== build 85 ==
==> flow/design.v (excerpt) <==
module LASER (
    input CLK,
    input RST,
    input [3:0] X,
    input [3:0] Y,
    output reg [3:0] C1X,
    output reg [3:0] C1Y,
    output reg [3:0] C2X,
    output reg [3:0] C2Y,
    output reg DONE
);
    localparam S_IDLE           = 4'd0;
    localparam S_READ           = 4'd1;
    localparam S_INIT_C1        = 4'd2;
    localparam S_CALC_C1        = 4'd3;
    localparam S_UPDATE_C1      = 4'd4;
    localparam S_INIT_C2        = 4'd5;
    localparam S_CALC_C2        = 4'd6;
    localparam S_UPDATE_C2      = 4'd7;
    localparam S_CHECK_CONV     = 4'd8;
    localparam S_DONE           = 4'd9;
    localparam S_WAIT           = 4'd10;
    reg [3:0] state;
    reg [5:0] pixel_count;
    reg [3:0] X_MEM [0:39];
    reg [3:0] Y_MEM [0:39];
    reg [5:0] mark_data;        
    reg [3:0] index_X, index_Y; 
    reg [5:0] current_hit_count;
    reg [5:0] best_hit_count;
    reg [3:0] best_c1x, best_c1y;
  ...
Settings: LEC_CHECK=0, ABC_AREA=1, CAP_MARGIN=20, CORE_MARGIN=2, CORE_UTILIZATION=68, CTS_CLUSTER_SIZE=98, SLEW_MARGIN=20; clock period 7.49 ns.
run.sh (not shown) runs the stock make flow with config.mk's settings and CLKGATE_MAP_FILE=.
Build 85 finished every step from synthesis to the final layout, and the layout passed the timing, design-rule and antenna checks.
[inputs] build 12 vs build 85
Settings: SETUP_SLACK_MARGIN: unset -> 1.33; CTS_CLUSTER_SIZE: 98 -> unset; CORE_UTILIZATION: 68 -> 71; the clock period (ns, I/O delays scaled along): 7.49 -> 5.67.
==> results <==
- A launch point of the critical path of mark_data[3] is what build 12 shows, while mark_data[2] belongs to build 85.
- Share of power burned in the clock network in build 12 vs build 85: up 2.2 points
- Build 85: flow completed, timing, DRC and antenna clean
- Although build 12 finished all stages, its layout failed final checks on negative setup slack.
- Sort build 85 and build 12 by total routing resource utilization after global routing, descending, and build 12 comes first.
- Build 12 vs build 85, x dimension of the die went down by about 2%.
- Build 12 against build 85: final RePlAce weighted congestion shows an increase of 2.9%; global-route wire length before repair grew by 7900 um.
- Comparing build 85 and build 12, the higher wire length was measured on build 12.
- Multi-input gate count: build 85 vs build 12, no meaningful difference
Here is what was changed in the inputs of build 67 compared with build 12.
Settings: SETUP_SLACK_MARGIN no longer set, was 1.33; ABC_AREA no longer set, was 1; CORE_UTILIZATION now 40, was 71; the clock period (ns, I/O delays scaled along) now 6.6, was 5.67.
- Build 67 reached the final stage; the timing, design-rule and antenna checks on its layout passed.
- The clock group share of total power in build 67 sits 0.2 points below the value recorded for build 12.
- Number of nets in the synthesized netlist | build 67 below build 12
- On minimum clock period after layout, build 12 beats build 67.
- The post-layout period usage of the worst path of build 67 falls short of that of build 12 by 7.7 points.
- Of build 12 and build 67, the run reporting the lower number of cells upsized or downsized after cts was build 67.
Input-level comparison between build 26 and build 67:
Settings: swapping 40 for 72 in CORE_UTILIZATION; putting CTS_CLUSTER_DIAMETER at 277 where nothing was set; putting MIN_ROUTING_LAYER at met1 where nothing was set; putting GPL_TIMING_DRIVEN at 1 where nothing was set; swapping 6.6 for 4.69 in the clock period (ns, I/O delays scaled along).
--- outcome ---
- As the logs show, build 26 stopped at global routing (5_1_grt) after a tool error, so it never reached the end of the flow.
- Number of hold buffers added after CTS came out exactly the same in build 67 and build 26.
- Build 26 against build 67: overall die area down 25,000 um2, summed instance area of the synthesized netlist flat.
For build 33, these inputs were changed with respect to build 26:
Settings: clearing CTS_CLUSTER_DIAMETER, which used to be 277; clearing GPL_TIMING_DRIVEN, which used to be 1; putting ABC_AREA at 1 where nothing was set; clearing MIN_ROUTING_LAYER, which used to be met1; swapping 4.69 for 6.96 in the clock period (ns, I/O delays scaled along).
==> results <==
The flow did not stop early for build 33: all stages ran, and the layout cleared the timing, design-rule and antenna checks.
Multiplexer share of the synthesized area (lower): build 33
Build 33 vs. build 26: area fraction in and, or, nand and nor cells went up by 8.5 points.
Summary of build 33 over build 26: total clock buffers created by CTS climbed 2.6%, placed wire-length estimate after detailed placement lost 6900 um, number of instances in the synthesized netlist now sits higher, core utilization at floorplan down 1.1 points, synthesized area rose by 720 um2.
Number of nets produced by synthesis went up by more than a quarter going from build 26 to build 33.
In build 33, number of library cell types mapped by synthesis is lower than in build 26.
For build 30, these inputs were changed with respect to build 33:
Settings: clearing ABC_AREA, which used to be 1; swapping 72 for 29 in CORE_UTILIZATION; swapping 6.96 for 6.47 in the clock period (ns, I/O delays scaled along).
Notes after the runs:
- Build 33 went all the way through the flow, and no timing, DRC or antenna check failed.
- Build 30 completed; timing, DRC and antenna clean
- Internal cell power, build 30 and build 33: higher on build 30
- What build 33 reported for cell count along the critical path has to be multiplied by 0.818 to get the figure for build 30.
- Floorplan die area, build 30 and build 33, lower one = build 33.
- | detailed-route wire length | build 30 vs build 33 | 1600 um higher |
- Build 30 — buffer count excluding the clock tree in the final layout 113 higher, build 33 as reference
- Of build 30 and build 33, the higher met3 track demand over resource belongs to build 33.
No activity file was given, so power comes from the tool's default toggle rates.
